**flow/design.v**
```verilog
module alu #(
    parameter INST_W = 4,
    parameter INT_W  = 6,
    parameter FRAC_W = 10,
    parameter DATA_W = INT_W + FRAC_W
)(
    input                      i_clk,
    input                      i_rst_n,
    input                      i_in_valid,
    output                     o_busy,
    input         [INST_W-1:0] i_inst,
    input  signed [DATA_W-1:0] i_data_a,
    input  signed [DATA_W-1:0] i_data_b,
    output                     o_out_valid,
    output        [DATA_W-1:0] o_data
);
localparam SADD = 4'd0;  
localparam SSUB = 4'd1;  
localparam SMUL = 4'd2;  
localparam SACC = 4'd3;  
localparam SOFT = 4'd4;  
localparam XOR = 4'd5;   
localparam ARSH = 4'd6;  
localparam LROT = 4'd7;  
localparam CLZ = 4'd8;   
localparam RM4 = 4'd9;   
localparam MEM_H = 16;   
integer i;
localparam RANGE1 = 6'b100000;
localparam RANGE2 = 6'b010000;
localparam RANGE3 = 6'b001000;
localparam RANGE4 = 6'b000100;
localparam RANGE5 = 6'b000010;
localparam RANGE6 = 6'b000001;
localparam WAIT = 1'b0;
localparam EXE = 1'b1;
reg signed [DATA_W-1:0] comb_result; 
reg [DATA_W-1:0] rot_result; 
reg [DATA_W-1:0] add_sub_result;
reg signed [DATA_W+3:0] acc_result20;
reg signed [DATA_W-1:0] acc_result;
reg signed [DATA_W:0] add_sub_result17;
reg [DATA_W-1:0] arsh_result;
reg [2*DATA_W-1:0] lrot_base;
reg [DATA_W-1:0] lrot_result;
reg [4:0] clz_result;
reg [12:0] rm4_result;
reg [7:0] clz8;
reg [3:0] clz4;
wire [5:0] soft_range;
reg signed [DATA_W-1:0] soft_result;
reg [DATA_W-1:0] o_data_buffer;
reg busy_buffer;
reg ovalid_buffer;
reg [INST_W-1:0] inst_buffer;
reg signed [DATA_W-1:0] data_a_buffer;
reg signed [DATA_W-1:0] data_b_buffer;
reg signed [DATA_W+3:0] acc_mem [MEM_H-1:0];     
reg cs, ns;
always @(posedge i_clk or negedge i_rst_n) begin
    if(!i_rst_n) begin
        for (i=0; i<16; i=i+1) begin
            acc_mem[i] <= 20'd0;
        end
    end
    else if (inst_buffer == SACC)begin
        acc_mem[data_a_buffer[3:0]] <= acc_result20;
    end
end
always @(posedge i_clk or negedge i_rst_n) begin
    if(!i_rst_n) begin
        cs <= WAIT;
    end
    else begin
        cs <= ns;
    end
end
always @(*) begin
    if (cs == WAIT) begin
        ns = (i_in_valid) ? EXE : WAIT;
    end
    else begin
        ns = WAIT;
    end
end
always @(posedge i_clk or negedge i_rst_n) begin
    if(!i_rst_n) begin
        busy_buffer <= 1'b0;
        ovalid_buffer <= 1'b0;
        inst_buffer <= 4'd0;
        o_data_buffer <= 16'd0;
        data_a_buffer <= 16'd0;
        data_b_buffer <= 16'd0;
    end
    else begin
        inst_buffer <= i_inst;
        o_data_buffer <= comb_result;
        data_a_buffer <= i_data_a;
        data_b_buffer <= i_data_b;
        if (cs == WAIT) begin
            busy_buffer <= (i_in_valid) ? 1'b1 : 1'b0;
            ovalid_buffer <= 1'b0;
        end
        else begin
            busy_buffer <= 1'b0;
            ovalid_buffer <= 1'b1;
        end
    end
end
assign o_data = o_data_buffer;
assign o_out_valid = ovalid_buffer;
assign o_busy = busy_buffer;
assign soft_range[5] = data_a_buffer >= 16'sh0800;                                      
assign soft_range[4] = (data_a_buffer >= 16'sh0000) && (data_a_buffer < 16'sh0800);     
assign soft_range[3] = (data_a_buffer >= 16'shfc00) && (data_a_buffer < 16'sh0000);     
assign soft_range[2] = (data_a_buffer >= 16'shf800) && (data_a_buffer < 16'shfc00);     
assign soft_range[1] = (data_a_buffer >= 16'shf400) && (data_a_buffer < 16'shf800);     
assign soft_range[0] = (data_a_buffer < 16'shf400);                                     
always @(*) begin
    comb_result = 16'd0;
    case(inst_buffer)
        SADD : begin
            comb_result = add_sub_result;
        end
        SSUB : begin
            comb_result = add_sub_result;
        end 
        SMUL : begin
            comb_result = S_mul(data_a_buffer, data_b_buffer);
        end
        SACC : begin
            comb_result = acc_result;
        end
        SOFT : begin
            comb_result = soft_result;
        end
        XOR : begin
            comb_result = data_a_buffer ^ data_b_buffer;
        end
        ARSH : begin
            comb_result = arsh_result;
        end
        LROT : begin
            comb_result = lrot_result;
        end
        CLZ : begin
            comb_result = (clz_result[4]) ? 16'h0010 : {12'b0, clz_result[3:0]};
        end
        RM4 : begin
            comb_result = {3'd0,rm4_result};
        end
    endcase
end
always @(*) begin
    acc_result20 = (acc_mem[data_a_buffer[3:0]] + data_b_buffer);
    if (acc_result20 > 20'sh07fff) begin
        acc_result = 16'h7fff;
    end
    else if (acc_result20 < 20'shf8000) begin
        acc_result = 16'h8000;
    end
    else begin
        acc_result = acc_result20[DATA_W-1:0];
    end
end
always @(*) begin
    add_sub_result17 = (inst_buffer[0]) ? (data_a_buffer - data_b_buffer) : (data_a_buffer + data_b_buffer);
    if (!add_sub_result17[DATA_W]) begin  
        add_sub_result = (add_sub_result17 > 17'sh07fff) ? 16'h7fff : add_sub_result17[DATA_W-1:0];  
    end
    else begin   
        add_sub_result = (add_sub_result17 < 17'sh18000) ? 16'h8000 : add_sub_result17[DATA_W-1:0];
    end
end
always @(*) begin
    soft_result = 16'd0;
    case (soft_range)
        RANGE1 : begin               
            soft_result = data_a_buffer;                                                                     
        end 
        RANGE2 : begin                           
            soft_result = dev3($signed({data_a_buffer, 1'b0}) + 18'sh00800);     
        end
        RANGE3 : begin
            soft_result = dev3($signed(({data_a_buffer[DATA_W-1], data_a_buffer})) + 18'sh00800);          
        end
        RANGE4 : begin
            soft_result = dev9($signed({data_a_buffer, 1'b0}) + 18'sh01400);     
        end
        RANGE5 : begin
            soft_result = dev9($signed({data_a_buffer[DATA_W-1], data_a_buffer}) + 18'sh00c00);          
        end
        RANGE6 : begin
            soft_result = 16'd0;                                                                     
        end
    endcase
end
always @(*) begin
    arsh_result = data_a_buffer >>> data_b_buffer[4:0];
end
always @(*) begin
    lrot_base = {2{data_a_buffer}};
    lrot_result = lrot_base[(5'd16-data_b_buffer[4:0])+:DATA_W];
end
always @(*) begin
    clz_result[4] = (~|data_a_buffer);
    clz_result[3] = (~|data_a_buffer[15:8]);
    clz8 = (clz_result[3]) ? data_a_buffer[7:0] : data_a_buffer[15:8];
    clz_result[2] = (~|clz8[7:4]);
    clz4 = (clz_result[2]) ? clz8[3:0] : clz8[7:4];
    clz_result[1] = (~|clz4[3:2]);
    clz_result[0] = (clz_result[1]) ? ~clz4[1] : ~clz4[3];
end
always @(*) begin
    for (i=0; i<13; i=i+1) begin
        rm4_result[i] = data_a_buffer[i+:4] == data_b_buffer[(15-i)-:4];
    end
end
function automatic [DATA_W-1:0] S_mul;
    input signed [DATA_W-1:0] data_a;
    input signed [DATA_W-1:0] data_b;
    reg signed [2*DATA_W-1:0] mul_result;
    begin
        mul_result = data_a * data_b;
        if (!mul_result[2*DATA_W-1]) begin
            if (mul_result > 32'sh01fffc00) begin
                S_mul = 16'h7fff;  
            end
            else begin
                S_mul = (mul_result[9]) ? mul_result[25:10] + 16'sd1 : mul_result[25:10];   
            end
        end
        else begin
            if (mul_result < 32'shfe000000) begin
                S_mul = 16'h8000;   
            end
            else begin
                S_mul = (mul_result[9]) ? mul_result[25:10] + 16'sd1 : mul_result[25:10];   
            end
        end
    end
endfunction
localparam EXT_BIT = 10;
function automatic [DATA_W-1:0] dev3;
    input signed [17:0] devident;        
    reg signed [EXT_BIT+17:0] ext_devident;
    reg signed [EXT_BIT+17:0] Q0;
    reg signed [EXT_BIT+17:0] Q1;
    reg signed [EXT_BIT+17:0] Q2;
    reg signed [EXT_BIT+17:0] Q3, Q3_plus1;
    begin
        ext_devident = {devident, 10'b0};            
        Q0 = ((ext_devident >> 2) + ext_devident) >> 2;
        Q1 = (Q0 + ext_devident) >> 1;
        Q2 = ((Q1 >> 6) + Q1);
        Q3 = ((Q2 >> 12) + Q2) >> 1;
        Q3_plus1 = Q3 + $signed({18'h00001,10'b0});   
        dev3 = (Q3[EXT_BIT-1]) ? Q3_plus1[EXT_BIT+15:EXT_BIT] : Q3[EXT_BIT+15:EXT_BIT];
    end
endfunction
function automatic [DATA_W-1:0] dev9;
    input signed [17:0] devident;
    reg signed [EXT_BIT+17:0] ext_devident;
    reg signed [EXT_BIT+17:0] Q0;
    reg signed [EXT_BIT+17:0] Q1;
    reg signed [EXT_BIT+17:0] Q2;
    reg signed [EXT_BIT+17:0] Q3, Q3_plus1;
    begin
        ext_devident = {devident, 10'b0};    
        Q0 = ((ext_devident >> 1) + ext_devident) >> 1;
        Q1 = (Q0 + ext_devident) >> 1;
        Q2 = ((Q1 >> 6) + Q1);
        Q3 = ((Q2 >> 12) + Q2) >> 3;
        Q3_plus1 = Q3 + $signed({18'h00001,10'b0});   
        dev9 = (Q3[EXT_BIT-1]) ? Q3_plus1[EXT_BIT+15:EXT_BIT] : Q3[EXT_BIT+15:EXT_BIT];
    end
endfunction
endmodule
```
**flow/run.sh**
```bash
#!/bin/bash
# the make line also repeats each setting of config.mk as NAME=value (left out here)
make -C /OpenROAD-flow-scripts/flow DESIGN_CONFIG=/design/flow/config.mk WORK_HOME=/design/flow/orfs CLKGATE_MAP_FILE= finish
```
**flow/config.mk**
```make
export PLATFORM = sky130hd
export DESIGN_NAME = alu
export DESIGN_NICKNAME = alu
export VERILOG_FILES = /design/flow/design.v
export SDC_FILE = /design/flow/constraint.sdc
export NUM_CORES = 4
export LEC_CHECK = 0
export CAP_MARGIN = 20
export CORE_MARGIN = 2
export CORE_UTILIZATION = 70
export CTS_CLUSTER_DIAMETER = 197
export CTS_CLUSTER_SIZE = 48
export MAX_ROUTING_LAYER = met4
export SLEW_MARGIN = 20
```
**flow/constraint.sdc**
```tcl
create_clock -name core_clock -period 8.28 [get_ports {i_clk}]
set_input_delay 1.6560 -clock core_clock [delete_from_list [all_inputs] [get_ports {i_clk}]]
set_output_delay 1.6560 -clock core_clock [all_outputs]
set_load 0.01 [all_outputs]
```
==> results of run 1 <==
==> through the flow <==
step	TNS, ns	area [sq um]	hold slack, ns	setup WS, ns
3_3_place_gp	-11.58	48590	0.3895	-1.326
4_1_cts	-10.55	50590	0.4488	-0.9637
2_1_floorplan	-7.490	41450	0.4351	-0.7090
3_5_place_dp	-15.64	48590	0.4081	-1.528
==> timing repair <==
| action | in CTS |
|---|---|
| hold buffers | 0 |
| pin swaps | 201 |
| setup endpoints to repair | 16 |
| setup buffers | 116 |
| gates resized | 190 |
| endpoints found under the hold margin | 0 |
==> deck_impl_summary.md, run 1 <==
Physical Implementation Snapshot

Yosys
  • Netlist cell types: 100
  • Most frequent cells after synthesis: nand2_1 (620), o21ai_0 (457), inv_1 (455), ha_1 (409), dfrtp_1 (374)
  • Number of synthesized flops with an enable pin: 0
  • Top cell area share: 22.74%
  • Yosys warnings: 2
  • Top-count cell post-synth: nand2_1
  • Mapped Cells: 4846
  • Post-Syn Nets: 5564
  • Syn Area/Cell: 8.492 sq um
  • Mapped Area: 41150 sq um
  • Ys flop type: dfrtp_1
  • Ys flops: 374
  • Adder-Cell Fraction of Synth Area: 25.62%
  • Aoi share: 20.13%
  • Comb area leader: adder cells
  • Simple Share, Synth: 15.32%
  • Fraction of registers with async set/reset: 100.0%
  • Mux frac, synth: 2.034%
  • Post-synth area hogs: dfrtp_1 (23%), fa_1 (13%), ha_1 (12%)
  • Area leader, netlist: dfrtp_1
  • Yosys cell count: 4846
  • Synth Seq Share: 22.74%
  • Yosys stat area: 41150 sq um
  • XOR Share, Synth: 7.908%

Outcome
  • Status: did not finish
  • Fail Step: 5_1_grt

Floorplan
  • Rows: 88
  • Die height: 246.5 microns
  • Starting Density: 71.06%
  • Core box area: 57920 sq um
  • Die Area: 60750 sq um
  • Die X: 246.5 microns
  • Num ports: 57

Placement
  • Final HPWL DP: 118600 microns
  • Port Buffer Count: 56
  • GPL Wtd Cong: 1.077
  • Placed Cells: 6291

Clock network
  • CTS buffer count: 11
  • Max H-tree Level: 1
  • Clock Path Buffers: 3
  • CTS sink count: 374
  • Root buffer cell: clkbuf_16
==> run 2: changes to the inputs <==
CORE_UTILIZATION = 72   (was 70)
CTS_CLUSTER_DIAMETER = 211   (was 197)
CTS_CLUSTER_SIZE = not set   (was 48)
PLACE_DENSITY = 0.66   (was not set)
SETUP_SLACK_MARGIN = 1.8   (was not set)
clock period = 10.8 ns   (was 8.28 ns; I/O delays follow)
==> run 2 against run 1 <==
Net effect:
- now clean on timing, DRC and antenna
- synthesized cell count stayed put
- area after synthesis unchanged
- die area shrank 2.7%
==> deck_impl_summary.md, run 2 <==
Run Summary

Outcome
  • Status: timing/DRC/antenna clean

Worst setup path
  • FF-to-FF setup slack: 0.45 ns
  • Critical path's slowest cell: o211ai_1
  • Delay-heaviest family, CP: AND-OR/OR-AND gates
  • Worst endpoint required time: 11.19 ns
  • CP peak stage delay: 0.57 ns
  • Buf/Inv on CP: 7
  • CP startpoint kind: register
  • CP Capture Point: o_data_buffer[2]
  • Reg-to-reg startpoint: data_a_buffer[2]
  • Worst setup EP type: register
  • Origin of the worst setup path: data_a_buffer[2]
  • FF-to-FF End: o_data_buffer[2]
  • Worst-path maximum fanout: 6
  • Worst EP arrival: 10.74 ns
  • FF-to-FF path depth: 49
  • Levels on crit path: 49
  • Crit Path Category: register to register

Global route
  • Vias in the first global route: 40.55k
  • First-pass GRT wire length: 229800 microns
  • GRT Total Usage: 51.71%
  • Initial antenna violation count: 2
  • Grt total ovfl: 0
  • Largest net degree at the start of global routing: 188

Min path
  • HP Start: busy_buffer
  • Hold path depth: 0
  • Hold Path Sink: ovalid_buffer
  • Hold Path Class: register to register

Floorplan
  • Die Area: 59090 sq um
  • Die height: 243.1 microns
  • Rows: 87
  • Num ports: 57
  • Core box area: 56500 sq um
  • Die X: 243.1 microns
  • Starting Density: 72.85%

Finish
  • Synth-to-layout area growth: 15.85%
  • Final instance area: 47680 sq um
  • Final Non-Filler Cells: 5799
  • Finished Core Util: 84.40%
  • Final nets: 5734
  • Fillers: 3002

Drt
  • Detailed Route WL: 161500 microns
  • Vias per Instance: 7.239
  • Drt first pass iters: 15
  • DR vias: 41.98k
  • DRT antenna net count: 0
  • Post-DR wirelength/cell: 27.85 microns
  • Drt initial violations: 6980
  • Drt drc: 0

Clock network
  • Root buffer cell: clkbuf_16
  • CTS tree: done
  • Clock latency (worst-skew pair): 0.58 ns
  • Cts hold-fix bufs: 0
  • CTS sink count: 374
  • Max H-tree Level: 2
  • Clock Path Buffers: 3
  • CTS buffer count: 36
  • Clk slew on worst S/H paths: 0.07 ns

Placement
  • Port Buffer Count: 56
  • Final HPWL DP: 103800 microns
  • DP Worst Slack: 0.5567 ns
  • DP Area: 43020 sq um
  • GPL Wtd Cong: 1.075
  • Placed Cells: 5553

Timing
  • Hold Fails Final Rpt: 0
  • Final setup margin: 0.4515 ns
  • Worst hold slack: 0.4074 ns
  • Setup TNS: 0 ns
  • Fmax: 0.09663 GHz
  • Final Cycle Share: 95.82%
  • Final Skew: 0.03117 ns
  • Final setup fails: 0
  • Unrepaired setup endpoints after global routing: yes
  • Worst-Margin Slew: 1.264 ns
  • Minimum clock period: 10.35 ns
  • Slew Viols, Final: 0
  • Slew HR: 15.76%

Job
  • Tool warnings: 60
  • Max_cap viols: 0

Yosys
  • Netlist cell types: 100
  • Number of synthesized flops with an enable pin: 0
  • Top-count cell post-synth: nand2_1
  • Adder-Cell Fraction of Synth Area: 25.62%
  • Ys flop type: dfrtp_1
  • Synth Seq Share: 22.74%
  • Simple Share, Synth: 15.32%
  • XOR Share, Synth: 7.908%
  • Yosys stat area: 41150 sq um
  • Post-Syn Nets: 5564
  • Mapped Area: 41150 sq um
  • Fraction of registers with async set/reset: 100.0%
  • Area leader, netlist: dfrtp_1
  • Top cell area share: 22.74%
  • Yosys warnings: 2
  • Aoi share: 20.13%
  • Post-synth area hogs: dfrtp_1 (23%), fa_1 (13%), ha_1 (12%)
  • Syn Area/Cell: 8.492 sq um
  • Mux frac, synth: 2.034%
  • Mapped Cells: 4846
  • Ys flops: 374
  • Most frequent cells after synthesis: nand2_1 (620), o21ai_0 (457), inv_1 (455), ha_1 (409), dfrtp_1 (374)
  • Comb area leader: adder cells
  • Yosys cell count: 4846
==> run 2: repair_timing <==
item / in CTS / in global routing
pin swaps: 120 / 149
setup buffers: 114 / 67
resized: 195 / 216
endpoints found under the setup margin: 16 / 16
==> run 2: metal layers <==
metal  routed length (microns)  GRT usage (%)  up-vias
met3                     25530          14.54     1400
met1                     54570          64.66    19580
li1                          -              -    17140
met5                         0              -        -
met4                     14840          31.29        0
met2                     66550          74.66     3871
==> run 2: layout make-up <==
class / instances / area (sq um) / share of cell area (%)
multi-input combinational: 3791 / 31550 / 66.17
sequential: 374 / 9373 / 19.66
timing repair buffer: 353 / 2933 / 6.151
inverter: 460 / 1743 / 3.655
clock buffer: 48 / 996.0 / 2.089
tap: 756 / 945.9 / 1.984
clock inverter: 13 / 127.6 / 0.2677
antenna: 4 / 10.01 / 0.02099
==> run 3: changes to the inputs <==
CORE_UTILIZATION = 70   (was 72)
MAX_ROUTING_LAYER = not set   (was met4)
clock period = 11.0 ns   (was 10.8 ns; I/O delays follow)
==> run 3 against run 2 <==
Net effect:
- core utilization decreased by 2.1 points
- sequential share of layout area about the same
- global-route usage decreased by 3.1 points
- non-clock buffer count decreased by 12
- synthesized cell count unchanged
- hold slack improved by 0.0051 ns
- cell count about the same
- final area about the same
- clock skew increased by 0.034 ns
- area after synthesis unchanged
- highest routed layer is now met5
==> deck_impl_summary.md, run 3 <==
Run Summary

Yosys
  • Adder-Cell Fraction of Synth Area: 25.62%
  • Ys flops: 374
  • Yosys warnings: 2
  • Netlist cell types: 100
  • Most frequent cells after synthesis: nand2_1 (620), o21ai_0 (457), inv_1 (455), ha_1 (409), dfrtp_1 (374)
  • Fraction of registers with async set/reset: 100.0%
  • Syn Area/Cell: 8.492 sq um
  • Ys flop type: dfrtp_1
  • Mux frac, synth: 2.034%
  • Comb area leader: adder cells
  • Number of synthesized flops with an enable pin: 0
  • Aoi share: 20.13%
  • Simple Share, Synth: 15.32%
  • Mapped Cells: 4846
  • Top-count cell post-synth: nand2_1
  • Post-Syn Nets: 5564
  • Mapped Area: 41150 sq um
  • Synth Seq Share: 22.74%
  • XOR Share, Synth: 7.908%
  • Yosys stat area: 41150 sq um
  • Post-synth area hogs: dfrtp_1 (23%), fa_1 (13%), ha_1 (12%)
  • Top cell area share: 22.74%
  • Area leader, netlist: dfrtp_1
  • Yosys cell count: 4846

Worst setup path
  • Worst EP arrival: 10.31 ns
  • Critical path's slowest cell: dfrtp_2
  • CP Capture Point: o_data_buffer[6]
  • Worst endpoint required time: 11.45 ns
  • Delay-heaviest family, CP: AND-OR/OR-AND gates
  • FF-to-FF End: o_data_buffer[6]
  • Worst setup EP type: register
  • CP startpoint kind: register
  • FF-to-FF setup slack: 1.15 ns
  • CP peak stage delay: 0.45 ns
  • Crit Path Category: register to register
  • Levels on crit path: 51
  • Most frequent CP cell: nor2_1
  • Worst-path maximum fanout: 5
  • Reg-to-reg startpoint: data_a_buffer[2]
  • Origin of the worst setup path: data_a_buffer[2]
  • FF-to-FF path depth: 51
  • Buf/Inv on CP: 3

Placement
  • DP Area: 42830 sq um
  • DP Worst Slack: 0.3997 ns
  • Placed Cells: 5556
  • Port Buffer Count: 56
  • GPL Wtd Cong: 1.055
  • Final HPWL DP: 105500 microns

Floorplan
  • Rows: 88
  • Die Area: 60750 sq um
  • Core box area: 57920 sq um
  • Starting Density: 71.06%
  • Die X: 246.5 microns
  • Num ports: 57
  • Die height: 246.5 microns

Clock network
  • CTS sink count: 374
  • Cts hold-fix bufs: 0
  • Root buffer cell: clkbuf_16
  • Clock Path Buffers: 3
  • CTS buffer count: 35
  • CTS tree: done
  • Clock latency (worst-skew pair): 0.59 ns
  • Max H-tree Level: 2
  • Clk slew on worst S/H paths: 0.08 ns

Timing
  • Final Skew: 0.06498 ns
  • Minimum clock period: 9.853 ns
  • Final setup fails: 0
  • Worst hold slack: 0.4124 ns
  • Setup TNS: 0 ns
  • Slew Viols, Final: 0
  • Unrepaired setup endpoints after global routing: yes
  • Final setup margin: 1.147 ns
  • Slew HR: 11.62%
  • Fmax: 0.1015 GHz
  • Hold Fails Final Rpt: 0
  • Final Cycle Share: 89.58%
  • Worst-Margin Slew: 1.309 ns

Drt
  • DRT antenna net count: 0
  • DR vias: 40.94k
  • Post-DR wirelength/cell: 27.00 microns
  • Detailed Route WL: 156500 microns
  • Vias per Instance: 7.063
  • Drt initial violations: 5930
  • Drt drc: 0
  • Drt first pass iters: 10

Min path
  • Hold path depth: 0
  • HP Start: busy_buffer
  • Hold Path Sink: ovalid_buffer
  • Hold Path Class: register to register

Finish
  • Final nets: 5721
  • Gate Area: 31560 sq um
  • Finished Core Util: 82.28%
  • Reg area: 9382 sq um
  • Final Non-Filler Cells: 5796
  • Fillers: 3399
  • Synth-to-layout area growth: 15.79%
  • Final instance area: 47650 sq um

Global route
  • Vias in the first global route: 39.23k
  • Initial antenna violation count: 5
  • First-pass GRT wire length: 225100 microns
  • Grt total ovfl: 0
  • Largest net degree at the start of global routing: 115
  • GRT Total Usage: 48.64%

Job
  • Max_cap viols: 0
  • Tool warnings: 61

Outcome
  • Status: timing/DRC/antenna clean
-- run 3: layout make-up --
type                       instances  share of cell area, %
clock inverter                    15                 0.3912
inverter                         460                  3.671
timing repair buffer             341                  5.931
antenna                            3                0.01575
clock buffer                      47                  2.059
sequential                       374                  19.69
multi-input combinational       3791                  66.24
tap                              765                  2.009
-- run 3: what timing repair did --
item	in CTS	in global routing
pin swaps	95	166
setup endpoints to repair	16	16
setup buffers	96	78
resized	163	296
-- run 3: metal layers --
metal  wire, microns  global-route usage, %  part of all wire, %  up-vias
li1                -                      -                    -    17110
met5              28                      0                0.018        -
met3           23400                  16.12                   15     1026
met1           54070                  61.90                   35    19370
met2           66660                  72.30                   43     3434
met4           12330                  28.63                  7.9        6
==> run 4: changes to the inputs <==
CAP_MARGIN = 5   (was 20)
CORE_UTILIZATION = 61   (was 70)
CTS_CLUSTER_DIAMETER = 335   (was 211)
GPL_ROUTABILITY_DRIVEN = 1   (was not set)
GPL_TIMING_DRIVEN = 1   (was not set)
MAX_ROUTING_LAYER = met5   (was not set)
MIN_ROUTING_LAYER = met1   (was not set)
PLACE_DENSITY = not set   (was 0.66)
PLACE_DENSITY_LB_ADDON = 0.1   (was not set)
SETUP_SLACK_MARGIN = not set   (was 1.8)
clock period = 7.58 ns   (was 11.0 ns; I/O delays follow)
==> run 4 against run 3 <==
Net effect:
- now fails the layout checks on negative setup slack
- wire length fell by 1.3%
- fmax grew 3.9%
- count of clock-buffer cells in the layout rose by 11
- non-clock buffer count is 794 higher
- critical path type unchanged
- critical endpoint is now o_data_buffer[10]
==> deck_impl_summary.md, run 4 <==
Run Summary

Worst setup path
  • CP Capture Point: o_data_buffer[10]
  • FF-to-FF path depth: 52
  • FF-to-FF End: o_data_buffer[10]
  • CP peak stage delay: 0.50 ns
  • Reg-to-reg startpoint: data_a_buffer[1]
  • Worst endpoint required time: 8.03 ns
  • Critical path's slowest cell: a222oi_1
  • Most frequent CP cell: a21oi_2
  • Buf/Inv on CP: 6
  • Levels on crit path: 52
  • Origin of the worst setup path: data_a_buffer[1]
  • Worst setup EP type: register
  • FF-to-FF setup slack: -1.91 ns
  • Worst-path maximum fanout: 5
  • Worst EP arrival: 9.94 ns
  • Delay-heaviest family, CP: AND-OR/OR-AND gates
  • Crit Path Category: register to register
  • CP startpoint kind: register

Timing
  • Final Skew: 0.04191 ns
  • Hold Fails Final Rpt: 0
  • Slew Viols, Final: 0
  • Final Cycle Share: 125.1%
  • Fmax: 0.1054 GHz
  • Setup TNS: -25.26 ns
  • Worst-Margin Slew: 1.301 ns
  • Final setup fails: 16
  • Unrepaired setup endpoints after global routing: yes
  • Minimum clock period: 9.486 ns
  • Final setup margin: -1.906 ns
  • Slew HR: 13.05%

Yosys
  • Syn Area/Cell: 8.492 sq um
  • Comb area leader: adder cells
  • Yosys warnings: 2
  • Most frequent cells after synthesis: nand2_1 (620), o21ai_0 (457), inv_1 (455), ha_1 (409), dfrtp_1 (374)
  • Top cell area share: 22.74%
  • XOR Share, Synth: 7.908%
  • Post-synth area hogs: dfrtp_1 (23%), fa_1 (13%), ha_1 (12%)
  • Ys flop type: dfrtp_1
  • Mux frac, synth: 2.034%
  • Area leader, netlist: dfrtp_1
  • Mapped Cells: 4846
  • Yosys stat area: 41150 sq um
  • Aoi share: 20.13%
  • Netlist cell types: 100
  • Adder-Cell Fraction of Synth Area: 25.62%
  • Post-Syn Nets: 5564
  • Ys flops: 374
  • Number of synthesized flops with an enable pin: 0
  • Mapped Area: 41150 sq um
  • Synth Seq Share: 22.74%
  • Yosys cell count: 4846
  • Top-count cell post-synth: nand2_1
  • Simple Share, Synth: 15.32%
  • Fraction of registers with async set/reset: 100.0%

Global route
  • First-pass GRT wire length: 234700 microns
  • GRT Total Usage: 43.34%
  • Initial antenna violation count: 1
  • Grt total ovfl: 0
  • Vias in the first global route: 41.68k
  • Largest net degree at the start of global routing: 128

Outcome
  • SO Viols: negative setup slack
  • Status: finished with violations

Clock network
  • CTS buffer count: 37
  • CTS tree: done
  • CTS sink count: 374
  • Root buffer cell: clkbuf_16
  • Max H-tree Level: 2
  • Clk slew on worst S/H paths: 0.08 ns
  • Clock Path Buffers: 3
  • Clock latency (worst-skew pair): 0.58 ns

Finish
  • Synth-to-layout area growth: 29.67%
  • Fillers: 4596
  • Final instance area: 53370 sq um
  • Final Non-Filler Cells: 6702
  • Final nets: 6517
  • Finished Core Util: 79.60%

Placement
  • DP Area: 49850 sq um
  • Final HPWL DP: 115600 microns
  • Port Buffer Count: 56
  • GPL Wtd Cong: 1.040
  • Placed Cells: 6540

Drt
  • DRT antenna net count: 0
  • Vias per Instance: 6.255
  • Drt drc: 0
  • Drt first pass iters: 9
  • Detailed Route WL: 154500 microns
  • DR vias: 41.92k
  • Post-DR wirelength/cell: 23.05 microns
  • Drt initial violations: 4406

Job
  • Tool warnings: 60
  • Max_cap viols: 0

Floorplan
  • Num ports: 57
  • Rows: 95
  • Starting Density: 61.39%
  • Die height: 263.7 microns
  • Core box area: 67040 sq um
  • Die Area: 69560 sq um
  • Die X: 263.7 microns

Min path
  • HP Start: busy_buffer
  • Hold Path Class: register to register
  • Hold Path Sink: ovalid_buffer
  • Hold path depth: 0
[run 4: stage by stage]
stage | hold WS, ns | setup WS (ns)
after floorplan | 0.4351 | -1.409
after global placement | 0.3812 | -2.326
after CTS | 0.4002 | -1.574
after global routing | 0.4032 | -2.310
final | 0.4006 | -1.906
after detailed placement | 0.3859 | -2.504
[run 4: metal layers]
metal	global-route usage (%)	part of all wire, %
met2	67.33	44
met5	0	0.0065
met4	20.39	5.7
met1	57.88	39
met3	9.620	11
[run 4: area by class of cell]
type	instances	area, sq um	share of cell area [%]
Multi-Input combinational cell	3791	30980	58.06
Sequential cell	374	9365	17.55
Timing Repair Buffer	1135	8932	16.74
Inverter	460	1734	3.250
Clock buffer	58	1125	2.108
Tap cell	873	1092	2.047
Clock inverter	9	127.6	0.2391
Antenna cell	2	5.005	0.009378
[run 4: repair_timing]
item / 4_1_cts / 5_1_grt
pin swaps: 136 / 190
resized: 149 / 161
hold endpoints to repair: 0 / 0
hold buffers: 0 / 0
endpoints found under the setup margin: 16 / 16
buffers inserted: 59 / 44
==> run 5: changes to the inputs <==
ABC_AREA = 1   (was not set)
CORE_UTILIZATION = 72   (was 61)
MAX_ROUTING_LAYER = met4   (was met5)
PLACE_DENSITY = 0.66   (was not set)
PLACE_DENSITY_LB_ADDON = not set   (was 0.1)
SETUP_SLACK_MARGIN = 2.2   (was not set)
clock period = 7.4 ns   (was 7.58 ns; I/O delays follow)
==> run 5 against run 4 <==
Net effect:
- the run now fails in 5_1_grt
- die area shrank 12%
- synthesized cell count grew 22%
- area after synthesis grew 4.1%
==> deck_impl_summary.md, run 5 <==
Physical Implementation Snapshot

Outcome
  • Status: did not finish
  • Fail Step: 5_1_grt
  • First error: [ERROR GRT-0116] Global routing finished with congestion. Check the congestion regions in the DRC Viewer.

Yosys
  • XOR Share, Synth: 5.531%
  • Syn Area/Cell: 7.272 sq um
  • Yosys stat area: 42830 sq um
  • Top-count cell post-synth: nand2_1
  • Ys flop type: dfrtp_1
  • Adder-Cell Fraction of Synth Area: 24.57%
  • Mapped Area: 42830 sq um
  • Number of synthesized flops with an enable pin: 0
  • Aoi share: 15.46%
  • Fraction of registers with async set/reset: 100.0%
  • Mapped Cells: 5889
  • Netlist cell types: 76
  • Area leader, netlist: dfrtp_1
  • Most frequent cells after synthesis: nand2_1 (1510), inv_1 (916), o21ai_0 (502), ha_1 (409), dfrtp_1 (374)
  • Yosys cell count: 5889
  • Ys flops: 374
  • Simple Share, Synth: 22.55%
  • Post-Syn Nets: 6607
  • Synth Seq Share: 21.85%
  • Mux frac, synth: 0.04675%
  • Yosys warnings: 2
  • Top cell area share: 21.85%
  • Post-synth area hogs: dfrtp_1 (22%), nand2_1 (13%), fa_1 (13%)
  • Comb area leader: adder cells

Placement
  • DP Worst Slack: -0.7332 ns
  • Port Buffer Count: 56
  • DP Area: 50320 sq um
  • GPL Wtd Cong: 1.176
  • Final HPWL DP: 123300 microns

Floorplan
  • Num ports: 57
  • Rows: 89
  • Core box area: 58910 sq um
  • Starting Density: 72.70%
  • Die Area: 61450 sq um
  • Die X: 247.9 microns
  • Die height: 247.9 microns

Clock network
  • Max H-tree Level: 2
  • Clock Path Buffers: 3
  • CTS buffer count: 38
  • CTS sink count: 374
  • Root buffer cell: clkbuf_16

Global route
  • Grt total ovfl: 102
  • GRT Total Usage: 77.64%
## run 5: layer usage
metal	GRT usage (%)	GRT overflow
met1	75.22	3
met2	93.45	51
met3	62.45	6
met4	74.37	42
met5	-	-
## run 5: stage by stage
stage	utilization, %	std cells
after floorplan	-	5889
after global placement	85.42	7320
after detailed placement	85.42	7320
after CTS	91.67	7490
## run 5: repair_timing
item                                    in CTS
endpoints found under the setup margin     224
setup buffers                               96
gates resized                              351
pin swaps                                  141
gates cloned                                 5
hold buffers                                 0
==> run 6: changes to the inputs <==
ABC_AREA = not set   (was 1)
CAP_MARGIN = 20   (was 5)
CORE_UTILIZATION = 68   (was 72)
CTS_CLUSTER_DIAMETER = not set   (was 335)
GPL_ROUTABILITY_DRIVEN = not set   (was 1)
GPL_TIMING_DRIVEN = not set   (was 1)
MAX_ROUTING_LAYER = not set   (was met4)
MIN_ROUTING_LAYER = not set   (was met1)
PLACE_DENSITY = not set   (was 0.66)
SETUP_SLACK_MARGIN = not set   (was 2.2)
clock period = 10.5 ns   (was 7.4 ns; I/O delays follow)
==> run 6 against run 5 <==
Net effect:
- the run now finishes clean
- area after synthesis fell by 3.9%
- synthesized cell count fell by 18%
- die area rose by 1.7%
==> deck_impl_summary.md, run 6 <==
Run Summary

Outcome
  • Status: timing/DRC/antenna clean

Worst setup path
  • CP Capture Point: o_data_buffer[6]
  • CP peak stage delay: 0.47 ns
  • Worst-path maximum fanout: 8
  • Critical path's slowest cell: dfrtp_2
  • Worst setup EP type: register
  • CP startpoint kind: register
  • Worst endpoint required time: 10.92 ns
  • Levels on crit path: 46
  • Reg-to-reg startpoint: data_a_buffer[1]
  • Delay-heaviest family, CP: AND-OR/OR-AND gates
  • Worst EP arrival: 10.54 ns
  • FF-to-FF path depth: 46
  • FF-to-FF End: o_data_buffer[6]
  • Buf/Inv on CP: 3
  • FF-to-FF setup slack: 0.38 ns
  • Crit Path Category: register to register
  • Origin of the worst setup path: data_a_buffer[1]

Finish
  • Final instance area: 44540 sq um
  • Final Non-Filler Cells: 5680
  • Gate Area: 29570 sq um
  • Synth-to-layout area growth: 8.227%
  • Final nets: 5586
  • Fillers: 4590
  • Finished Core Util: 74.07%
  • Reg area: 9361 sq um

Yosys
  • Area leader, netlist: dfrtp_1
  • Adder-Cell Fraction of Synth Area: 25.62%
  • Mux frac, synth: 2.034%
  • Post-Syn Nets: 5564
  • Simple Share, Synth: 15.32%
  • Fraction of registers with async set/reset: 100.0%
  • Comb area leader: adder cells
  • Mapped Area: 41150 sq um
  • Yosys cell count: 4846
  • Top cell area share: 22.74%
  • Top-count cell post-synth: nand2_1
  • Ys flop type: dfrtp_1
  • Synth Seq Share: 22.74%
  • Post-synth area hogs: dfrtp_1 (23%), fa_1 (13%), ha_1 (12%)
  • Yosys warnings: 2
  • Yosys stat area: 41150 sq um
  • Number of synthesized flops with an enable pin: 0
  • XOR Share, Synth: 7.908%
  • Netlist cell types: 100
  • Aoi share: 20.13%
  • Syn Area/Cell: 8.492 sq um
  • Mapped Cells: 4846
  • Ys flops: 374
  • Most frequent cells after synthesis: nand2_1 (620), o21ai_0 (457), inv_1 (455), ha_1 (409), dfrtp_1 (374)

Min path
  • Hold path depth: 0
  • Hold Path Sink: ovalid_buffer
  • Hold Path Class: register to register
  • HP Start: busy_buffer

Drt
  • Drt drc: 0
  • Vias per Instance: 6.607
  • Drt initial violations: 3786
  • Detailed Route WL: 136900 microns
  • Drt first pass iters: 10
  • DRT antenna net count: 0
  • Post-DR wirelength/cell: 24.11 microns
  • DR vias: 37.53k

Timing
  • Final Skew: 0.02049 ns
  • Worst hold slack: 0.4091 ns
  • Hold Fails Final Rpt: 0
  • Final Cycle Share: 96.36%
  • Minimum clock period: 10.12 ns
  • Unrepaired setup endpoints after global routing: yes
  • Final setup margin: 0.3827 ns
  • Final setup fails: 0
  • Worst-Margin Slew: 1.135 ns
  • Slew Viols, Final: 0
  • Fmax: 0.09884 GHz
  • Slew HR: 24.34%

Clock network
  • CTS sink count: 374
  • Max H-tree Level: 2
  • Clock Path Buffers: 3
  • Root buffer cell: clkbuf_16
  • Clock latency (worst-skew pair): 0.55 ns
  • Cts hold-fix bufs: 0
  • CTS buffer count: 36
  • Clk slew on worst S/H paths: 0.07 ns
  • CTS tree: done

Global route
  • Initial antenna violation count: 4
  • Largest net degree at the start of global routing: 126
  • Vias in the first global route: 36.81k
  • GRT Total Usage: 43.29%
  • Grt total ovfl: 0
  • First-pass GRT wire length: 209700 microns

Floorplan
  • Rows: 90
  • Starting Density: 68.44%
  • Die height: 250.0 microns
  • Die Area: 62510 sq um
  • Core box area: 60130 sq um
  • Num ports: 57
  • Die X: 250.0 microns

Placement
  • Placed Cells: 5602
  • Final HPWL DP: 100700 microns
  • Port Buffer Count: 56
  • DP Worst Slack: -0.08878 ns
  • DP Area: 42930 sq um
  • GPL Wtd Cong: 1.029

Job
  • Tool warnings: 57
  • Max_cap viols: 0
-- run 6: final cells by class --
| type | count | area share, % |
|---|---|---|
| multi-input cells | 3791 | 66.38 |
| flip-flops and latches | 374 | 21.02 |
| inverters | 460 | 3.877 |
| repair buffers | 205 | 3.781 |
| clock buffers | 49 | 2.267 |
| well taps | 782 | 2.197 |
| clock inverters | 15 | 0.4551 |
| diodes | 4 | 0.02247 |
-- run 6: routing by layer --
layer | GRT usage (%) | up-vias | wire [microns]
li1 | - | 16840 | -
met1 | 56.59 | 18020 | 52170
met2 | 67.15 | 2133 | 60170
met3 | 9.658 | 527 | 15550
met4 | 23.68 | 4 | 9009
met5 | 0 | - | 23
-- run 6: stage by stage --
step	TNS (ns)
6_report	0
3_5_place_dp	-0.2041
2_1_floorplan	0
3_3_place_gp	0
5_1_grt	-0.6839
4_1_cts	0
-- run 6: repair_timing --
action	4_1_cts	5_1_grt
gates resized	3	68
cloned	0	0
setup buffers	0	10
pin swaps	0	12
endpoints found under the setup margin	6	16
==> run 7: changes to the inputs <==
CORE_UTILIZATION = 8   (was 68)
clock period = 13.8 ns   (was 10.5 ns; I/O delays follow)
==> run 7 against run 6 <==
Net effect:
- critical path depth up 1
- via count down 3.0%
- cell count up 100%
- highest routed layer is now met4
- synthesized cell count unchanged
==> deck_impl_summary.md, run 7 <==
Run Summary

Global route
  • Largest net degree at the start of global routing: 150
  • First-pass GRT wire length: 229400 microns
  • Vias in the first global route: 35.46k
  • GRT Total Usage: 5.730%
  • Grt total ovfl: 0
  • Initial antenna violation count: 13

Floorplan
  • Num ports: 57
  • Starting Density: 8.027%
  • Die X: 721.2 microns
  • Core box area: 512700 sq um
  • Rows: 263
  • Die Area: 520200 sq um
  • Die height: 721.2 microns

Timing
  • Minimum clock period: 11.90 ns
  • Final setup margin: 1.898 ns
  • Slew Viols, Final: 0
  • Fmax: 0.08402 GHz
  • Setup TNS: 0 ns
  • Worst-Margin Slew: 1.221 ns
  • Slew HR: 17.55%
  • Final setup fails: 0
  • Final Cycle Share: 86.25%
  • Unrepaired setup endpoints after global routing: no
  • Hold Fails Final Rpt: 0
  • Final Skew: 0.05760 ns

Job
  • Max_cap viols: 0
  • Tool warnings: 57

Placement
  • DP Area: 50180 sq um
  • Port Buffer Count: 56
  • GPL Wtd Cong: 0.9357
  • Final HPWL DP: 112600 microns
  • DP Worst Slack: 2.295 ns

Min path
  • Hold Path Sink: ovalid_buffer
  • HP Start: busy_buffer
  • Hold path depth: 0
  • Hold Path Class: register to register

Worst setup path
  • Buf/Inv on CP: 1
  • FF-to-FF path depth: 47
  • Worst EP arrival: 12.35 ns
  • Critical path's slowest cell: nor4_2
  • Worst setup EP type: register
  • CP peak stage delay: 0.82 ns
  • Origin of the worst setup path: data_a_buffer[1]
  • Levels on crit path: 47
  • CP Capture Point: o_data_buffer[12]
  • CP startpoint kind: register
  • Reg-to-reg startpoint: data_a_buffer[1]
  • FF-to-FF setup slack: 1.90 ns
  • FF-to-FF End: o_data_buffer[12]
  • Worst-path maximum fanout: 30
  • Worst endpoint required time: 14.24 ns
  • Most frequent CP cell: a21oi_1
  • Delay-heaviest family, CP: AND-OR/OR-AND gates
  • Crit Path Category: register to register

Yosys
  • Yosys cell count: 4846
  • Yosys warnings: 2
  • Comb area leader: adder cells
  • Fraction of registers with async set/reset: 100.0%
  • Adder-Cell Fraction of Synth Area: 25.62%
  • Syn Area/Cell: 8.492 sq um
  • Synth Seq Share: 22.74%
  • Mapped Cells: 4846
  • Ys flops: 374
  • Yosys stat area: 41150 sq um
  • Mapped Area: 41150 sq um
  • Top cell area share: 22.74%
  • Top-count cell post-synth: nand2_1
  • Area leader, netlist: dfrtp_1
  • Simple Share, Synth: 15.32%
  • Number of synthesized flops with an enable pin: 0
  • Post-Syn Nets: 5564
  • XOR Share, Synth: 7.908%
  • Post-synth area hogs: dfrtp_1 (23%), fa_1 (13%), ha_1 (12%)
  • Mux frac, synth: 2.034%
  • Most frequent cells after synthesis: nand2_1 (620), o21ai_0 (457), inv_1 (455), ha_1 (409), dfrtp_1 (374)
  • Netlist cell types: 100
  • Ys flop type: dfrtp_1
  • Aoi share: 20.13%

Drt
  • Post-DR wirelength/cell: 13.20 microns
  • DRT antenna net count: 0
  • Drt initial violations: 3500
  • Vias per Instance: 3.130
  • Detailed Route WL: 153500 microns
  • Drt drc: 0
  • Drt first pass iters: 7
  • DR vias: 36.39k

Finish
  • Synth-to-layout area growth: 25.28%
  • Final instance area: 51560 sq um
  • Final nets: 5543

Clock network
  • CTS sink count: 374
  • Post-CTS Setup Bufs: 0
  • Clock Path Buffers: 3
  • Max H-tree Level: 2
  • CTS tree: done
  • Cts hold-fix bufs: 0
  • Root buffer cell: clkbuf_16
  • CTS buffer count: 38
  • Clk slew on worst S/H paths: 0.08 ns
  • Post_cts resized: 0
  • Clock latency (worst-skew pair): 0.63 ns

Outcome
  • Status: timing/DRC/antenna clean
## run 7: area by class of cell
type | count | area, sq um
Multi-Input combinational cell | 3791 | 29300
Inverter | 460 | 1727
Clock buffer | 51 | 1040
Tap cell | 6757 | 8454
Timing Repair Buffer | 160 | 1359
Fill cell | 59360 | 461100
Antenna cell | 14 | 35.03
Sequential cell | 374 | 9365
Clock inverter | 19 | 277.8
## run 7: metrics by stage
| step | cells | utilization, % | hold slack [ns] |
|---|---|---|---|
| global placement | 11540 | 9.784 | 0.3934 |
| global route | 11620 | 10.05 | 0.4263 |
| detailed placement | 11540 | 9.788 | 0.3987 |
| finish | 11630 | 10.06 | 0.4149 |
| floorplan | 4846 | - | 0.4351 |
| CTS | 11610 | 10.05 | 0.4209 |
## run 7: metal layers
| layer | track usage, % | vias up | part of all wire, % |
|---|---|---|---|
| met4 | 1.553 | 0 | 2.8 |
| li1 | - | 16760 | - |
| met2 | 8.886 | 1575 | 43 |
| met3 | 1.317 | 275 | 9.6 |
| met1 | 7.908 | 17780 | 44 |
| met5 | 0 | - | 0 |
==> run 8: changes to the inputs <==
ABC_AREA = 1   (was not set)
CORE_UTILIZATION = 72   (was 8)
CTS_CLUSTER_DIAMETER = 398   (was not set)
CTS_CLUSTER_SIZE = 10   (was not set)
HOLD_SLACK_MARGIN = 0.29   (was not set)
PLACE_DENSITY = 0.37   (was not set)
SETUP_SLACK_MARGIN = 0.37   (was not set)
TNS_END_PERCENT = 10   (was not set)
clock period = 4.96 ns   (was 13.8 ns; I/O delays follow)
==> run 8 against run 7 <==
Net effect:
- the run now fails in 4_1_cts
- die area is 88% lower
- area after synthesis up 4.1%
- synthesized cell count up 22%
==> deck_impl_summary.md, run 8 <==
Physical Implementation Snapshot

Outcome
  • Fail Step: 4_1_cts
  • First error: [ERROR DPL-0033] detailed placement checks failed during check placement.
  • Status: did not finish

Yosys
  • Netlist cell types: 76
  • Top-count cell post-synth: nand2_1
  • Most frequent cells after synthesis: nand2_1 (1510), inv_1 (916), o21ai_0 (502), ha_1 (409), dfrtp_1 (374)
  • Post-synth area hogs: dfrtp_1 (22%), nand2_1 (13%), fa_1 (13%)
  • Syn Area/Cell: 7.272 sq um
  • Yosys stat area: 42830 sq um
  • XOR Share, Synth: 5.531%
  • Yosys cell count: 5889
  • Mapped Cells: 5889
  • Comb area leader: adder cells
  • Mux frac, synth: 0.04675%
  • Mapped Area: 42830 sq um
  • Post-Syn Nets: 6607
  • Yosys warnings: 2
  • Ys flops: 374
  • Ys flop type: dfrtp_1
  • Synth Seq Share: 21.85%
  • Area leader, netlist: dfrtp_1
  • Simple Share, Synth: 22.55%
  • Top cell area share: 21.85%
  • Aoi share: 15.46%
  • Number of synthesized flops with an enable pin: 0
  • Adder-Cell Fraction of Synth Area: 24.57%
  • Fraction of registers with async set/reset: 100.0%

Placement
  • GPL Wtd Cong: 1.171
  • DP Area: 53940 sq um
  • Final HPWL DP: 140100 microns
  • DP Worst Slack: -3.388 ns
  • Port Buffer Count: 56

Floorplan
  • Starting Density: 72.70%
  • Die X: 247.9 microns
  • Core box area: 58910 sq um
  • Rows: 89
  • Die height: 247.9 microns
  • Num ports: 57
  • Die Area: 61450 sq um
run 8: metrics by stage:
step                      instances  setup TNS (ns)
after floorplan                5889          -35.90
after global placement         7782          -55.87
after detailed placement       7782          -86.12
==> run 9: changes to the inputs <==
ABC_AREA = not set   (was 1)
CAP_MARGIN = 15   (was 20)
CORE_UTILIZATION = 40   (was 72)
CTS_CLUSTER_DIAMETER = not set   (was 398)
CTS_CLUSTER_SIZE = not set   (was 10)
HOLD_SLACK_MARGIN = not set   (was 0.29)
PLACE_DENSITY = not set   (was 0.37)
SETUP_SLACK_MARGIN = -0.3   (was 0.37)
TNS_END_PERCENT = 35   (was 10)
clock period = 6.05 ns   (was 4.96 ns; I/O delays follow)
==> run 9 against run 8 <==
Net effect:
- now fails the layout checks on negative setup slack
- area after synthesis fell by 3.9%
- synthesized cell count shrank 18%
- die area increased by 72%
==> deck_impl_summary.md, run 9 <==
Run Summary

Worst setup path
  • FF-to-FF setup slack: -3.26 ns
  • Origin of the worst setup path: data_a_buffer[2]
  • Levels on crit path: 53
  • Delay-heaviest family, CP: AND-OR/OR-AND gates
  • Worst endpoint required time: 6.54 ns
  • Crit Path Category: register to register
  • Buf/Inv on CP: 4
  • FF-to-FF path depth: 53
  • Critical path's slowest cell: dfrtp_2
  • Worst EP arrival: 9.79 ns
  • CP peak stage delay: 0.42 ns
  • CP Capture Point: o_data_buffer[6]
  • FF-to-FF End: o_data_buffer[6]
  • CP startpoint kind: register
  • Reg-to-reg startpoint: data_a_buffer[2]
  • Worst-path maximum fanout: 4
  • Worst setup EP type: register

Timing
  • Final setup fails: 16
  • Worst-Margin Slew: 0.9142 ns
  • Final setup margin: -3.259 ns
  • Fmax: 0.1074 GHz
  • Hold Fails Final Rpt: 0
  • Setup TNS: -48.88 ns
  • Final Skew: 0.03830 ns
  • Final Cycle Share: 153.9%
  • Slew Viols, Final: 0
  • Unrepaired setup endpoints after global routing: yes
  • Slew HR: 38.89%
  • Minimum clock period: 9.309 ns

Job
  • Max_cap viols: 0
  • Tool warnings: 60

Yosys
  • Number of synthesized flops with an enable pin: 0
  • Syn Area/Cell: 8.492 sq um
  • Top-count cell post-synth: nand2_1
  • Yosys cell count: 4846
  • Adder-Cell Fraction of Synth Area: 25.62%
  • Yosys stat area: 41150 sq um
  • Post-synth area hogs: dfrtp_1 (23%), fa_1 (13%), ha_1 (12%)
  • Yosys warnings: 2
  • Post-Syn Nets: 5564
  • Mux frac, synth: 2.034%
  • Ys flop type: dfrtp_1
  • Synth Seq Share: 22.74%
  • Netlist cell types: 100
  • Fraction of registers with async set/reset: 100.0%
  • Aoi share: 20.13%
  • Most frequent cells after synthesis: nand2_1 (620), o21ai_0 (457), inv_1 (455), ha_1 (409), dfrtp_1 (374)
  • Comb area leader: adder cells
  • Ys flops: 374
  • Mapped Cells: 4846
  • Simple Share, Synth: 15.32%
  • Mapped Area: 41150 sq um
  • XOR Share, Synth: 7.908%
  • Top cell area share: 22.74%
  • Area leader, netlist: dfrtp_1

Global route
  • Initial antenna violation count: 4
  • Grt total ovfl: 0
  • Global routing met3 resource utilization: 4.739%
  • M1 GR Usage: 39.66%
  • Met2 GRT Util: 45.48%
  • First-pass GRT wire length: 235500 microns
  • GRT Total Usage: 28.60%
  • Global route hottest layer: met2
  • Largest net degree at the start of global routing: 127
  • Vias in the first global route: 39.89k

Drt
  • Detailed Route WL: 153800 microns
  • Drt first pass iters: 7
  • Drt drc: 0
  • Drt initial violations: 3626
  • Post-DR wirelength/cell: 20.96 microns
  • Vias per Instance: 5.469
  • DR vias: 40.12k
  • DRT antenna net count: 0

Floorplan
  • Die X: 324.8 microns
  • Rows: 117
  • Die height: 324.8 microns
  • Core box area: 101900 sq um
  • Die Area: 105500 sq um
  • Num ports: 57
  • Starting Density: 40.39%

Clock network
  • CTS buffer count: 43
  • CTS sink count: 374
  • CTS tree: done
  • Max H-tree Level: 2
  • Clk slew on worst S/H paths: 0.06 ns
  • Clock Path Buffers: 3
  • Clock latency (worst-skew pair): 0.63 ns
  • Root buffer cell: clkbuf_16
  • Cts hold-fix bufs: 0

Finish
  • Reg area: 9365 sq um
  • Finished Core Util: 53.86%
  • Fillers: 9539
  • Gate Area: 30540 sq um
  • Final nets: 6651
  • Synth-to-layout area growth: 33.34%
  • Final instance area: 54880 sq um

Min path
  • Hold Path Sink: ovalid_buffer
  • Hold path depth: 0
  • HP Start: busy_buffer
  • Hold Path Class: register to register

Outcome
  • Status: finished with violations
  • SO Viols: negative setup slack

Placement
  • Port Buffer Count: 56
  • DP Area: 51540 sq um
  • GPL Wtd Cong: 1.031
  • Final HPWL DP: 121300 microns
## run 9: layout make-up
| cell class | count | share of cell area [%] |
|---|---|---|
| Clock inverter | 21 | 0.7114 |
| Sequential cell | 374 | 17.07 |
| Inverter | 460 | 3.160 |
| Clock buffer | 59 | 2.271 |
| Antenna cell | 1 | 0.004560 |
| Multi-Input combinational cell | 3791 | 55.65 |
| Tap cell | 1368 | 3.119 |
| Timing Repair Buffer | 1263 | 18.02 |
## run 9: through the flow
stage / hold WS [ns] / std cells / setup WS [ns]
floorplan: 0.4351 / 4846 / -2.939
global placement: 0.3853 / 7174 / -3.271
detailed placement: 0.3955 / 7174 / -3.509
CTS: 0.4140 / 7309 / -3.149
global route: 0.4427 / 7336 / -3.818
finish: 0.4106 / 7337 / -3.259
## run 9: timing repair
item / CTS / global route
buffers inserted: 55 / 36
pin swaps: 118 / 100
endpoints found under the setup margin: 16 / 16
gates cloned: 0 / 0
gates resized: 104 / 107
## run 9: routing by layer
layer,share of wire [%],wire length [microns],vias to the layer above
met4,3.6,5555,0
met3,7.6,11690,264
met2,45,69430,1329
li1,-,-,18960
met1,44,67110,19570
met5,0,0,-
==> run 10: changes to the inputs <==
ABC_AREA = 1   (was not set)
CAP_MARGIN = 20   (was 15)
CORE_UTILIZATION = 70   (was 40)
CTS_CLUSTER_DIAMETER = 197   (was not set)
CTS_CLUSTER_SIZE = 48   (was not set)
SETUP_SLACK_MARGIN = 0.83   (was -0.3)
TNS_END_PERCENT = not set   (was 35)
clock period = 7.24 ns   (was 6.05 ns; I/O delays follow)
==> run 10 against run 9 <==
Net effect:
- the flow now stops in 5_1_grt
- die area shrank 40%
- area after synthesis grew 4.1%
- synthesized cell count up 22%
==> deck_impl_summary.md, run 10 <==
Physical Implementation Snapshot

Outcome
  • Status: did not finish
  • Fail Step: 5_1_grt
  • First error: [ERROR GRT-0232] Routing congestion too high. Check the congestion heatmap in the GUI.

Global route
  • GRT Total Usage: 87.90%
  • Grt total ovfl: 859

Yosys
  • Adder-Cell Fraction of Synth Area: 24.57%
  • Netlist cell types: 76
  • Top-count cell post-synth: nand2_1
  • Simple Share, Synth: 22.55%
  • Mapped Area: 42830 sq um
  • Aoi share: 15.46%
  • Mux frac, synth: 0.04675%
  • Ys flops: 374
  • Post-synth area hogs: dfrtp_1 (22%), nand2_1 (13%), fa_1 (13%)
  • Synth Seq Share: 21.85%
  • Syn Area/Cell: 7.272 sq um
  • Mapped Cells: 5889
  • Number of synthesized flops with an enable pin: 0
  • XOR Share, Synth: 5.531%
  • Comb area leader: adder cells
  • Yosys stat area: 42830 sq um
  • Yosys cell count: 5889
  • Post-Syn Nets: 6607
  • Area leader, netlist: dfrtp_1
  • Fraction of registers with async set/reset: 100.0%
  • Top cell area share: 21.85%
  • Yosys warnings: 2
  • Ys flop type: dfrtp_1
  • Most frequent cells after synthesis: nand2_1 (1510), inv_1 (916), o21ai_0 (502), ha_1 (409), dfrtp_1 (374)

Floorplan
  • Die Area: 63170 sq um
  • Die height: 251.3 microns
  • Num ports: 57
  • Starting Density: 70.82%
  • Die X: 251.3 microns
  • Rows: 90
  • Core box area: 60470 sq um

Placement
  • DP Worst Slack: -0.9289 ns
  • GPL Wtd Cong: 1.095
  • Final HPWL DP: 128300 microns
  • Port Buffer Count: 56

Clock network
  • CTS sink count: 374
  • Root buffer cell: clkbuf_16
  • Clock Path Buffers: 3
  • Cts hold-fix bufs: 0
  • CTS buffer count: 13
  • Max H-tree Level: 1
[run 10: what timing repair did]
item / CTS
resized: 321
buffers inserted: 100
cloned: 1
pin swaps: 186
endpoints found under the setup margin: 16
[run 10: metrics by stage]
stage	instances	hold slack, ns	cell area [sq um]
after floorplan	5889	0.4351	43510
after global placement	7479	0.3862	51460
after detailed placement	7479	0.3942	51460
after CTS	7598	0.4120	54070
[run 10: routing by layer]
layer  GRT overflow  GRT usage [%]
met2            504          101.2
met4            279          92.16
met5              6          51.27
met1             33          84.81
met3             37          77.54
==> run 11: changes to the inputs <==
ABC_AREA = not set   (was 1)
CELL_PAD_IN_SITES_DETAIL_PLACEMENT = 1   (was not set)
CELL_PAD_IN_SITES_GLOBAL_PLACEMENT = 0   (was not set)
CORE_UTILIZATION = 51   (was 70)
CTS_CLUSTER_DIAMETER = 77   (was 197)
CTS_CLUSTER_SIZE = 63   (was 48)
MAX_ROUTING_LAYER = met4   (was not set)
MIN_ROUTING_LAYER = met2   (was not set)
PLACE_DENSITY_LB_ADDON = 0.28   (was not set)
SETUP_SLACK_MARGIN = 1.77   (was 0.83)
clock period = 7.75 ns   (was 7.24 ns; I/O delays follow)
==> run 11 against run 10 <==
Net effect:
- the flow again stops in 5_1_grt
- area after synthesis down 3.9%
- die area up 31%
- synthesized cell count down 18%
==> deck_impl_summary.md, run 11 <==
Physical Implementation Snapshot

Yosys
  • Comb area leader: adder cells
  • Netlist cell types: 100
  • Mapped Area: 41150 sq um
  • Most frequent cells after synthesis: nand2_1 (620), o21ai_0 (457), inv_1 (455), ha_1 (409), dfrtp_1 (374)
  • Post-synth area hogs: dfrtp_1 (23%), fa_1 (13%), ha_1 (12%)
  • Mapped Cells: 4846
  • Yosys stat area: 41150 sq um
  • Post-Syn Nets: 5564
  • Fraction of registers with async set/reset: 100.0%
  • Syn Area/Cell: 8.492 sq um
  • Simple Share, Synth: 15.32%
  • Top-count cell post-synth: nand2_1
  • Ys flop type: dfrtp_1
  • XOR Share, Synth: 7.908%
  • Number of synthesized flops with an enable pin: 0
  • Aoi share: 20.13%
  • Yosys warnings: 2
  • Yosys cell count: 4846
  • Synth Seq Share: 22.74%
  • Ys flops: 374
  • Adder-Cell Fraction of Synth Area: 25.62%
  • Top cell area share: 22.74%
  • Area leader, netlist: dfrtp_1
  • Mux frac, synth: 2.034%

Floorplan
  • Num ports: 57
  • Die X: 288.1 microns
  • Rows: 104
  • Starting Density: 51.34%
  • Die Area: 82980 sq um
  • Die height: 288.1 microns
  • Core box area: 80160 sq um

Placement
  • GPL Wtd Cong: 1.114
  • DP Area: 50270 sq um
  • Port Buffer Count: 56
  • DP Worst Slack: -2.534 ns
  • Placed Cells: 6757
  • Final HPWL DP: 160900 microns

Global route
  • GRT Total Usage: 97.78%
  • Grt total ovfl: 2159

Clock network
  • CTS buffer count: 24
  • Cts hold-fix bufs: 0
  • CTS sink count: 374
  • Root buffer cell: clkbuf_16
  • Max H-tree Level: 1
  • Clock Path Buffers: 3

Outcome
  • Status: did not finish
  • Fail Step: 5_1_grt
  • First error: [ERROR GRT-0116] Global routing finished with congestion. Check the congestion regions in the DRC Viewer.
-- run 11: metal layers --
metal	GRT usage (%)	overflow
met4	86.63	394
met1	-	-
met2	97.54	467
met3	104.9	1298
met5	-	-
-- run 11: timing repair --
item | in CTS
resized | 290
pin swaps | 229
setup buffers | 134
endpoints found under the setup margin | 125
-- run 11: through the flow --
stage | setup TNS (ns) | util [%] | hold WS (ns)
4_1_cts | -21.73 | 66.72 | 0.4381
3_3_place_gp | -20.84 | 62.72 | 0.3891
2_1_floorplan | -15.97 | - | 0.4351
3_5_place_dp | -33.37 | 62.72 | 0.4174
==> run 12: changes to the inputs <==
CELL_PAD_IN_SITES_DETAIL_PLACEMENT = not set   (was 1)
CELL_PAD_IN_SITES_GLOBAL_PLACEMENT = not set   (was 0)
CORE_UTILIZATION = 70   (was 51)
CTS_CLUSTER_DIAMETER = 211   (was 77)
CTS_CLUSTER_SIZE = not set   (was 63)
MIN_ROUTING_LAYER = not set   (was met2)
PLACE_DENSITY = 0.66   (was not set)
PLACE_DENSITY_LB_ADDON = not set   (was 0.28)
SETUP_SLACK_MARGIN = -0.61   (was 1.77)
clock period = 8.39 ns   (was 7.75 ns; I/O delays follow)
==> run 12 against run 11 <==
Net effect:
- the layout now fails its checks (negative setup slack)
- die area shrank 27%
- area after synthesis stayed put
- synthesized cell count did not move
==> deck_impl_summary.md, run 12 <==
Run Summary

Yosys
  • Post-synth area hogs: dfrtp_1 (23%), fa_1 (13%), ha_1 (12%)
  • Most frequent cells after synthesis: nand2_1 (620), o21ai_0 (457), inv_1 (455), ha_1 (409), dfrtp_1 (374)
  • Top cell area share: 22.74%
  • Post-Syn Nets: 5564
  • Yosys stat area: 41150 sq um
  • Synth Seq Share: 22.74%
  • Adder-Cell Fraction of Synth Area: 25.62%
  • Aoi share: 20.13%
  • Ys flops: 374
  • Simple Share, Synth: 15.32%
  • Syn Area/Cell: 8.492 sq um
  • Yosys warnings: 2
  • Netlist cell types: 100
  • Mapped Area: 41150 sq um
  • Area leader, netlist: dfrtp_1
  • Comb area leader: adder cells
  • Yosys cell count: 4846
  • Mux frac, synth: 2.034%
  • Mapped Cells: 4846

Floorplan
  • Die X: 246.5 microns
  • Die height: 246.5 microns
  • Num ports: 57
  • Rows: 88
  • Starting Density: 71.06%

Min path
  • HP Start: busy_buffer
  • Hold Path Class: register to register
  • Hold Path Sink: ovalid_buffer
  • Hold path depth: 0

Job
  • Max_cap viols: 0
  • Tool warnings: 59

Timing
  • Hold Fails Final Rpt: 0
  • Final Skew: 0.02620 ns
  • Slew HR: 6.772%
  • Slew Viols, Final: 0
  • Final setup margin: -1.839 ns
  • Fmax: 0.09776 GHz
  • Worst-Margin Slew: 1.388 ns
  • Final Cycle Share: 121.9%
  • Final setup fails: 16
  • Unrepaired setup endpoints after global routing: yes
  • Minimum clock period: 10.23 ns

Drt
  • Drt initial violations: 8387
  • DR vias: 46.46k
  • Drt first pass iters: 19
  • Vias per Instance: 7.278
  • Drt drc: 0
  • Post-DR wirelength/cell: 28.39 microns
  • DRT antenna net count: 0

Worst setup path
  • Buf/Inv on CP: 10
  • Worst setup EP type: register
  • CP peak stage delay: 0.50 ns
  • Crit Path Category: register to register
  • Levels on crit path: 46
  • Worst endpoint required time: 8.82 ns
  • CP startpoint kind: register
  • Reg-to-reg startpoint: data_a_buffer[1]
  • Critical path's slowest cell: o31ai_1
  • Most frequent CP cell: buf_4
  • Delay-heaviest family, CP: AND-OR/OR-AND gates
  • Worst-path maximum fanout: 4
  • FF-to-FF setup slack: -1.84 ns
  • CP Capture Point: o_data_buffer[9]
  • Worst EP arrival: 10.66 ns
  • FF-to-FF path depth: 46

Clock network
  • Clock latency (worst-skew pair): 0.59 ns
  • Root buffer cell: clkbuf_16
  • Max H-tree Level: 2
  • CTS buffer count: 36
  • CTS sink count: 374
  • CTS tree: done
  • Clock Path Buffers: 3

Placement
  • GPL Wtd Cong: 1.098
  • DP Area: 47970 sq um
  • Final HPWL DP: 114700 microns

Global route
  • Global route hottest layer: met2
  • Largest net degree at the start of global routing: 182
  • First-pass GRT wire length: 251200 microns
  • Vias in the first global route: 44.40k
  • Initial antenna violation count: 17
  • Grt total ovfl: 0
  • M1 GR Usage: 63.81%
  • Global routing met3 resource utilization: 21.85%
  • GRT Total Usage: 55.98%
  • Met2 GRT Util: 80.07%

Outcome
  • Status: finished with violations
  • SO Viols: negative setup slack

Finish
  • Final nets: 6296
  • Final instance area: 51240 sq um
  • Fillers: 2591
-- run 12: routing by layer --
layer  vias up  routed length, microns
met3      2114                   30150
met1     21200                   56340
met2      4839                   73620
li1      18300                       -
met5         -                       0
met4         0                   21080
-- run 12: area by class of cell --
type                    instances  area (sq um)  area share, %
inverters                     460          1734          3.385
clock buffers                  46          1028          2.007
diodes                         16         40.04        0.07814
clock inverters                16         136.4         0.2662
well taps                     765         957.2          1.868
flip-flops and latches        374          9364          18.28
repair buffers                915          7162          13.98
multi-input cells            3791         30810          60.14
-- run 12: timing repair --
action | in CTS | in global routing
hold buffers | 0 | 0
setup endpoints to repair | 16 | 16
pin swaps | 121 | 167
resized | 89 | 189
setup buffers | 51 | 60
-- run 12: metrics by stage --
step	setup WS (ns)	std cells	hold WS [ns]	TNS (ns)
finish	-1.839	6383	0.4295	-25.57
global placement	-0.8017	6211	0.3854	-10.06
detailed placement	-1.111	6211	0.4029	-14.25
CTS	-0.7397	6316	0.4175	-8.581
floorplan	-0.6179	4846	0.4351	-6.508
global route	-2.268	6382	0.4393	-30.58
